// router
module router #(
    parameter AXIS_DATA_WIDTH = 40,
    parameter ID_WIDTH = 4,
    parameter CHANNEL_NUMBER = 5,
    parameter BUFFER_LENGTH = 8,
    parameter MAX_ROUTERS_X = 4,
    parameter MAX_ROUTERS_X_WIDTH
    = $clog2(MAX_ROUTERS_X),
    parameter MAX_ROUTERS_Y = 4,
    parameter MAX_ROUTERS_Y_WIDTH
    = $clog2(MAX_ROUTERS_Y),
    parameter ROUTER_X = 1,
    parameter ROUTER_Y = 2,
    parameter STRB_WIDTH = AXIS_DATA_WIDTH/8
)(
    input  clk_i, rst_n_i,
    input  logic [CHANNEL_NUMBER*AXIS_DATA_WIDTH-1:0] in_tdata_i,
    input  logic [CHANNEL_NUMBER*STRB_WIDTH-1:0]      in_tstrb_i,
    input  logic [CHANNEL_NUMBER*STRB_WIDTH-1:0]      in_tkeep_i,
    input  logic [CHANNEL_NUMBER-1:0]                 in_tlast_i,
    input  logic [CHANNEL_NUMBER*ID_WIDTH-1:0]        in_tid_i,
    input  logic [CHANNEL_NUMBER-1:0]                 in_tvalid_i,
    output logic [CHANNEL_NUMBER-1:0]                 in_tready_o,
    output logic [CHANNEL_NUMBER*AXIS_DATA_WIDTH-1:0] out_tdata_o,
    output logic [CHANNEL_NUMBER*STRB_WIDTH-1:0]      out_tstrb_o,
    output logic [CHANNEL_NUMBER*STRB_WIDTH-1:0]      out_tkeep_o,
    output logic [CHANNEL_NUMBER-1:0]                 out_tlast_o,
    output logic [CHANNEL_NUMBER*ID_WIDTH-1:0]        out_tid_o,
    output logic [CHANNEL_NUMBER-1:0]                 out_tvalid_o,
    input  logic [CHANNEL_NUMBER-1:0]                 out_tready_i
);
    localparam FLIT_WIDTH = AXIS_DATA_WIDTH + 2*STRB_WIDTH + 1 + ID_WIDTH;
    logic [CHANNEL_NUMBER*FLIT_WIDTH-1:0] in_flit;
    logic [CHANNEL_NUMBER*FLIT_WIDTH-1:0] queue_o_data;
    logic [CHANNEL_NUMBER-1:0]            queue_o_valid;
    logic [CHANNEL_NUMBER-1:0]            queue_o_ready;
    logic [FLIT_WIDTH-1:0] arbiter_o_data;
    logic                  arbiter_o_valid;
    logic                  arbiter_o_ready;
    logic [CHANNEL_NUMBER*FLIT_WIDTH-1:0] out_flit;
    logic [MAX_ROUTERS_X_WIDTH-1:0] target_x;
    logic [MAX_ROUTERS_Y_WIDTH-1:0] target_y;
    generate
        genvar i;
        for (i = 0; i < CHANNEL_NUMBER; i++) begin : gen_fifos
            assign in_flit[i*FLIT_WIDTH +: FLIT_WIDTH] = {
                in_tdata_i[i*AXIS_DATA_WIDTH +: AXIS_DATA_WIDTH],
                in_tstrb_i[i*STRB_WIDTH +: STRB_WIDTH],
                in_tkeep_i[i*STRB_WIDTH +: STRB_WIDTH],
                in_tlast_i[i],
                in_tid_i[i*ID_WIDTH +: ID_WIDTH]
  ...
Settings: LEC_CHECK=0, ABC_AREA=0, CAP_MARGIN=20, CELL_PAD_IN_SITES_GLOBAL_PLACEMENT=2, CORE_ASPECT_RATIO=1.35, CORE_MARGIN=4, CORE_UTILIZATION=55, CTS_CLUSTER_DIAMETER=314, GPL_TIMING_DRIVEN=0, HOLD_SLACK_MARGIN=-0.09, MIN_ROUTING_LAYER=met2, PLACE_DENSITY_LB_ADDON=0.17, SLEW_MARGIN=15, TNS_END_PERCENT=5; clock period 7.5 ns.
run.sh (not shown) runs the stock make flow with config.mk's settings and CLKGATE_MAP_FILE=.
The baseline finished but failed the layout checks on negative setup slack.
Next try:
==> flow/config.mk (replaced) <==
export PLATFORM = sky130hd
export DESIGN_NAME = router
export DESIGN_NICKNAME = router
export VERILOG_FILES = /design/flow/design.v
export SDC_FILE = /design/flow/constraint.sdc
export NUM_CORES = 4
export LEC_CHECK = 0
export CAP_MARGIN = 20
export CORE_MARGIN = 2
export CORE_UTILIZATION = 72
export MAX_ROUTING_LAYER = met4
export PLACE_DENSITY = 0.6
export SLEW_MARGIN = 20
==> flow/constraint.sdc (replaced) <==
create_clock -name core_clock -period 4.78 [get_ports {clk_i}]
set_input_delay 0.9560 -clock core_clock [delete_from_list [all_inputs] [get_ports {clk_i}]]
set_output_delay 0.9560 -clock core_clock [all_outputs]
set_load 0.01 [all_outputs]
The changed run aborted during 5_1_grt (ODB-0269).
Synthesized area does not change.
Die size goes down by 25%.
Synthesized cell count stays the same.
Next try:
--- a/flow/config.mk
+++ b/flow/config.mk
@@ -9,3 +9,3 @@
 export CORE_MARGIN = 2
-export CORE_UTILIZATION = 72
+export CORE_UTILIZATION = 66
 export MAX_ROUTING_LAYER = met4
@@ -13 +13,2 @@
 export SLEW_MARGIN = 20
+export TNS_END_PERCENT = 5
==> flow/constraint.sdc (replaced) <==
create_clock -name core_clock -period 4.75 [get_ports {clk_i}]
set_input_delay 0.9500 -clock core_clock [delete_from_list [all_inputs] [get_ports {clk_i}]]
set_output_delay 0.9500 -clock core_clock [all_outputs]
set_load 0.01 [all_outputs]
Now the flow finished but failed the layout checks on negative setup slack. Die size rose by a little under a tenth. Area after synthesis is unchanged. Synthesized cell count stays the same.

========
== job 1990 ==
Starting RTL as in the previous note.
clock: 7.5 ns
lec_check: 0
abc_area: 0
cap_margin: 20
cell_pad_in_sites_global_placement: 2
core_aspect_ratio: 1.35
core_margin: 4
core_utilization: 55
cts_cluster_diameter: 157
gpl_timing_driven: 0
min_routing_layer: met2
place_density_lb_addon: 0.17
slew_margin: 15
tns_end_percent: 25
[flow] job 1990 | stages: complete | final checks: fail | reason: setup timing
[inputs] job 3255 vs job 1990
Settings: ABC_AREA removed (was 0); GPL_TIMING_DRIVEN removed (was 0); CORE_ASPECT_RATIO removed (was 1.35); CELL_PAD_IN_SITES_GLOBAL_PLACEMENT removed (was 2); CORE_UTILIZATION changed from 55 to 69; CTS_CLUSTER_DIAMETER removed (was 157); CORE_MARGIN changed from 4 to 2; CTS_CLUSTER_SIZE newly set to 31; SLEW_MARGIN changed from 15 to 20; MIN_ROUTING_LAYER removed (was met2); PLACE_DENSITY_LB_ADDON removed (was 0.17); TNS_END_PERCENT removed (was 25); PLACE_DENSITY newly set to 0.6; the clock period (ns, I/O delays scaled along) changed from 7.5 to 4.23.
### Flow results
[job 3255] flow finished | final checks: failed | reasons: setup timing. Summary of job 3255 over job 1990: final cycle utilization of the critical path increased by 44 points relative to the old numbers, clock input transition at the sequential cells of the worst setup and hold paths closely matched the old numbers, final cell count decreased by 203 relative to the old numbers, first-pass GRT wire length increased by 36000 um relative to the old numbers. On job 3255: worst setup slack after placement is 0.41 ns higher than what job 1990 gave. Taking job 1990 as the reference, in job 3255 worst hold slack across all endpoints down 0.41 ns, critical path depth now larger, register area stayed essentially flat, final worst setup slack lost 1.81 ns.
Inputs modified between job 3255 and job 9912:
Settings: CORE_UTILIZATION: 69 -> 66; CTS_CLUSTER_SIZE: 31 -> unset; the clock period (ns, I/O delays scaled along): 4.23 -> 4.11.
[summary]
The layout from job 9912, despite a flow that completed every stage, fails the layout checks, with the failing checks listed as setup timing. Looking only at post-route fraction of the period consumed by the critical path, and setting everything else aside, the higher value of job 3255 and job 9912 goes to job 9912. Job 9912: total length of routed wires 14% below job 3255. Count of hold buffers inserted by post-cts repair came out exactly the same in job 3255 and job 9912. Between job 3255 and job 9912, final design utilization decreased. Pin count of the biggest net entering global routing shrinks by a few percent when moving from job 3255 to job 9912. Job 9912 vs job 3255: switching power total up. Comparing job 3255 and job 9912, global-route usage is lower on job 9912. The critical path depth number comes out lower for job 3255 vs job 9912. In job 9912, the data arrival time of the critical path came out 0.12 ns below the value in job 3255. Looking at job 3255 and job 9912, the worst hold margin is a wash. Job 9912 ended up with a higher logic gate share of total power than job 3255 did.
Input-level comparison between job 8760 and job 9912:
Settings: changing CORE_UTILIZATION from 66 to 45; changing the clock period (ns, I/O delays scaled along) from 4.11 to 7.5.
--- outcome ---
- Clock network latency to the later pin of the worst-skew pair: job 8760 > job 9912
- Job 8760 completed every stage of the flow, and the final layout passed the timing, DRC and antenna checks.
- Job 8760 — total global routing track utilization 13 points lower, job 9912 as reference
- Delta (job 8760 minus job 9912): worst slew margin relative to its limit saw a decrease; total count of hold-check failures in the final report about even; worst setup slack climbed 1.95 ns.

========
== north ==
router again, from the RTL that the note above started with.
==> flow/design.v (excerpt) <==
module router #(
    parameter AXIS_DATA_WIDTH = 40,
    parameter ID_WIDTH = 4,
    parameter CHANNEL_NUMBER = 5,
    parameter BUFFER_LENGTH = 8,
    parameter MAX_ROUTERS_X = 4,
    parameter MAX_ROUTERS_X_WIDTH
    = $clog2(MAX_ROUTERS_X),
    parameter MAX_ROUTERS_Y = 4,
    parameter MAX_ROUTERS_Y_WIDTH
    = $clog2(MAX_ROUTERS_Y),
    parameter ROUTER_X = 1,
    parameter ROUTER_Y = 2,
    parameter STRB_WIDTH = AXIS_DATA_WIDTH/8
)(
    input  clk_i, rst_n_i,
    input  logic [CHANNEL_NUMBER*AXIS_DATA_WIDTH-1:0] in_tdata_i,
    input  logic [CHANNEL_NUMBER*STRB_WIDTH-1:0]      in_tstrb_i,
    input  logic [CHANNEL_NUMBER*STRB_WIDTH-1:0]      in_tkeep_i,
    input  logic [CHANNEL_NUMBER-1:0]                 in_tlast_i,
    input  logic [CHANNEL_NUMBER*ID_WIDTH-1:0]        in_tid_i,
    input  logic [CHANNEL_NUMBER-1:0]                 in_tvalid_i,
    output logic [CHANNEL_NUMBER-1:0]                 in_tready_o,
    output logic [CHANNEL_NUMBER*AXIS_DATA_WIDTH-1:0] out_tdata_o,
    output logic [CHANNEL_NUMBER*STRB_WIDTH-1:0]      out_tstrb_o,
    output logic [CHANNEL_NUMBER*STRB_WIDTH-1:0]      out_tkeep_o,
    output logic [CHANNEL_NUMBER-1:0]                 out_tlast_o,
    output logic [CHANNEL_NUMBER*ID_WIDTH-1:0]        out_tid_o,
    output logic [CHANNEL_NUMBER-1:0]                 out_tvalid_o,
    input  logic [CHANNEL_NUMBER-1:0]                 out_tready_i
);
    localparam FLIT_WIDTH = AXIS_DATA_WIDTH + 2*STRB_WIDTH + 1 + ID_WIDTH;
    logic [CHANNEL_NUMBER*FLIT_WIDTH-1:0] in_flit;
    logic [CHANNEL_NUMBER*FLIT_WIDTH-1:0] queue_o_data;
    logic [CHANNEL_NUMBER-1:0]            queue_o_valid;
    logic [CHANNEL_NUMBER-1:0]            queue_o_ready;
    logic [FLIT_WIDTH-1:0] arbiter_o_data;
    logic                  arbiter_o_valid;
    logic                  arbiter_o_ready;
    logic [CHANNEL_NUMBER*FLIT_WIDTH-1:0] out_flit;
    logic [MAX_ROUTERS_X_WIDTH-1:0] target_x;
    logic [MAX_ROUTERS_Y_WIDTH-1:0] target_y;
    generate
        genvar i;
  ...
Settings: LEC_CHECK=0, CAP_MARGIN=20, CORE_MARGIN=2, CORE_UTILIZATION=66, SETUP_SLACK_MARGIN=1.63, SLEW_MARGIN=20; clock period 6.5 ns.
What the final checks of north revealed, after a flow that finished every stage, was a layout that fails on setup timing.
[inputs] south vs north
# north
export LEC_CHECK = 0
export CAP_MARGIN = 20
export CORE_MARGIN = 2
export CORE_UTILIZATION = 66
export SETUP_SLACK_MARGIN = 1.63
export SLEW_MARGIN = 20
create_clock -name core_clock -period 6.5 [get_ports {clk_i}]
# south
export LEC_CHECK = 0
export CAP_MARGIN = 20
export CORE_MARGIN = 2
export CORE_UTILIZATION = 70
export CTS_CLUSTER_SIZE = 41
export SETUP_SLACK_MARGIN = 0.45
export SLEW_MARGIN = 20
create_clock -name core_clock -period 4.11 [get_ports {clk_i}]
### Flow results
In south the implementation completed, yet the final layout does not meet the checks, the culprit being setup timing. Final checks on north, whose flow otherwise completed, came back failing, citing setup timing. Global-route usage is lower on north. Going from north to south, horizontal extent of the die shrank by a few percent. Relative to north, the total number of tap cells measured on south has decreased by a few percent. Compared to north, south has number of global-route vias before repair about 15% higher. Per the comparison of south with north, sequential cell count barely changed; area after detailed placement went up 3.3%. Met3 track demand over resource in global routing: south vs north up 2.7 points.
The following lists how east was set up differently from south:
# south
export LEC_CHECK = 0
export CAP_MARGIN = 20
export CORE_MARGIN = 2
export CORE_UTILIZATION = 70
export CTS_CLUSTER_SIZE = 41
export SETUP_SLACK_MARGIN = 0.45
export SLEW_MARGIN = 20
create_clock -name core_clock -period 4.11 [get_ports {clk_i}]
# east
export LEC_CHECK = 0
export CAP_MARGIN = 20
export CORE_MARGIN = 2
export CORE_UTILIZATION = 69
export CTS_CLUSTER_SIZE = 41
export SETUP_SLACK_MARGIN = 0.93
export SLEW_MARGIN = 20
create_clock -name core_clock -period 4.11 [get_ports {clk_i}]
[summary]
east vs south — wire length after detailed routing dropped by a few percent. east gives more area added between synthesis and finish than south did. Total power: east below south. Nothing crashed in east and all stages finished; the problem is that the final layout failed, the offending checks being setup timing. On hold slack, east does worse than south. When the final numbers for east and south were put side by side, the total met2 wirelength after detailed routing turned out to be smaller in east. | total routed wire length on the met1 layer | east vs south | about 1.3% lower |.
Relative to east, the following input files were edited for west:
# east
export LEC_CHECK = 0
export CAP_MARGIN = 20
export CORE_MARGIN = 2
export CORE_UTILIZATION = 69
export CTS_CLUSTER_SIZE = 41
export SETUP_SLACK_MARGIN = 0.93
export SLEW_MARGIN = 20
create_clock -name core_clock -period 4.11 [get_ports {clk_i}]
# west
export LEC_CHECK = 0
export CAP_MARGIN = 20
export CORE_MARGIN = 2
export CORE_UTILIZATION = 45
export PLACE_DENSITY = 0.6
export SLEW_MARGIN = 20
create_clock -name core_clock -period 7.4 [get_ports {clk_i}]
## What came out
east and west: one clean run, west; the rest did not finish clean. Looking only at number of setup violations in the final report, and setting everything else aside, the higher value of west and east goes to east. Worst stage delay on the critical path ends up lower on east. Relative to east, placeable core area increased by about 53% in west. Setup fix buffers added after clock tree synthesis (lower): west. Relative to east, the overall global routing resource usage of west is lower by 19 points. In the metrics for west and east, the one carrying the higher met3 track demand over resource is east. Relative to east, the peak supply drop of west is lower by 0.00074 V. The higher hold slack came out of west. Layout-stage area growth over the synthesis result for west: 6.6 points down relative to east.
What middle does differently from west at the input level:
# west
export LEC_CHECK = 0
export CAP_MARGIN = 20
export CORE_MARGIN = 2
export CORE_UTILIZATION = 45
export PLACE_DENSITY = 0.6
export SLEW_MARGIN = 20
create_clock -name core_clock -period 7.4 [get_ports {clk_i}]
# middle
export LEC_CHECK = 0
export CAP_MARGIN = 20
export CORE_MARGIN = 2
export CORE_UTILIZATION = 70
export CTS_CLUSTER_SIZE = 41
export PLACE_DENSITY_LB_ADDON = 0.0
export SETUP_SLACK_MARGIN = 1.21
export SLEW_MARGIN = 20
create_clock -name core_clock -period 4.11 [get_ports {clk_i}]
middle finished all stages; however, its layout fails the closing checks, the failures being setup timing.
On height of the die: between middle and west, it ends up lower for middle.
Delta(total iterations of the first detailed-routing run, middle - west) > 0
Comparing middle and west, the lower placed cell area was measured on west.
Diff middle..west | max-cap check violation count | unchanged
middle — fraction of area in registers 2.6 points lower, west as reference
middle vs. west: area of the die went down; number of buffers other than clock buffers in the final layout now larger; worst-path maximum fanout down 36; internal power went up; number of cells in the yosys synthesis report shows no meaningful change.
Of the two values seen for launch point of the worst path, gen_fifos[3].q.read_ptr[0]$_DFFE_PN0P_ was produced by west and gen_fifos[4].q.read_ptr[1]$_DFFE_PN0P_ by middle.
Final non-filler cell area was lower in west than in middle.
Power figures rest on the tool's default switching activity, not on a simulated workload.
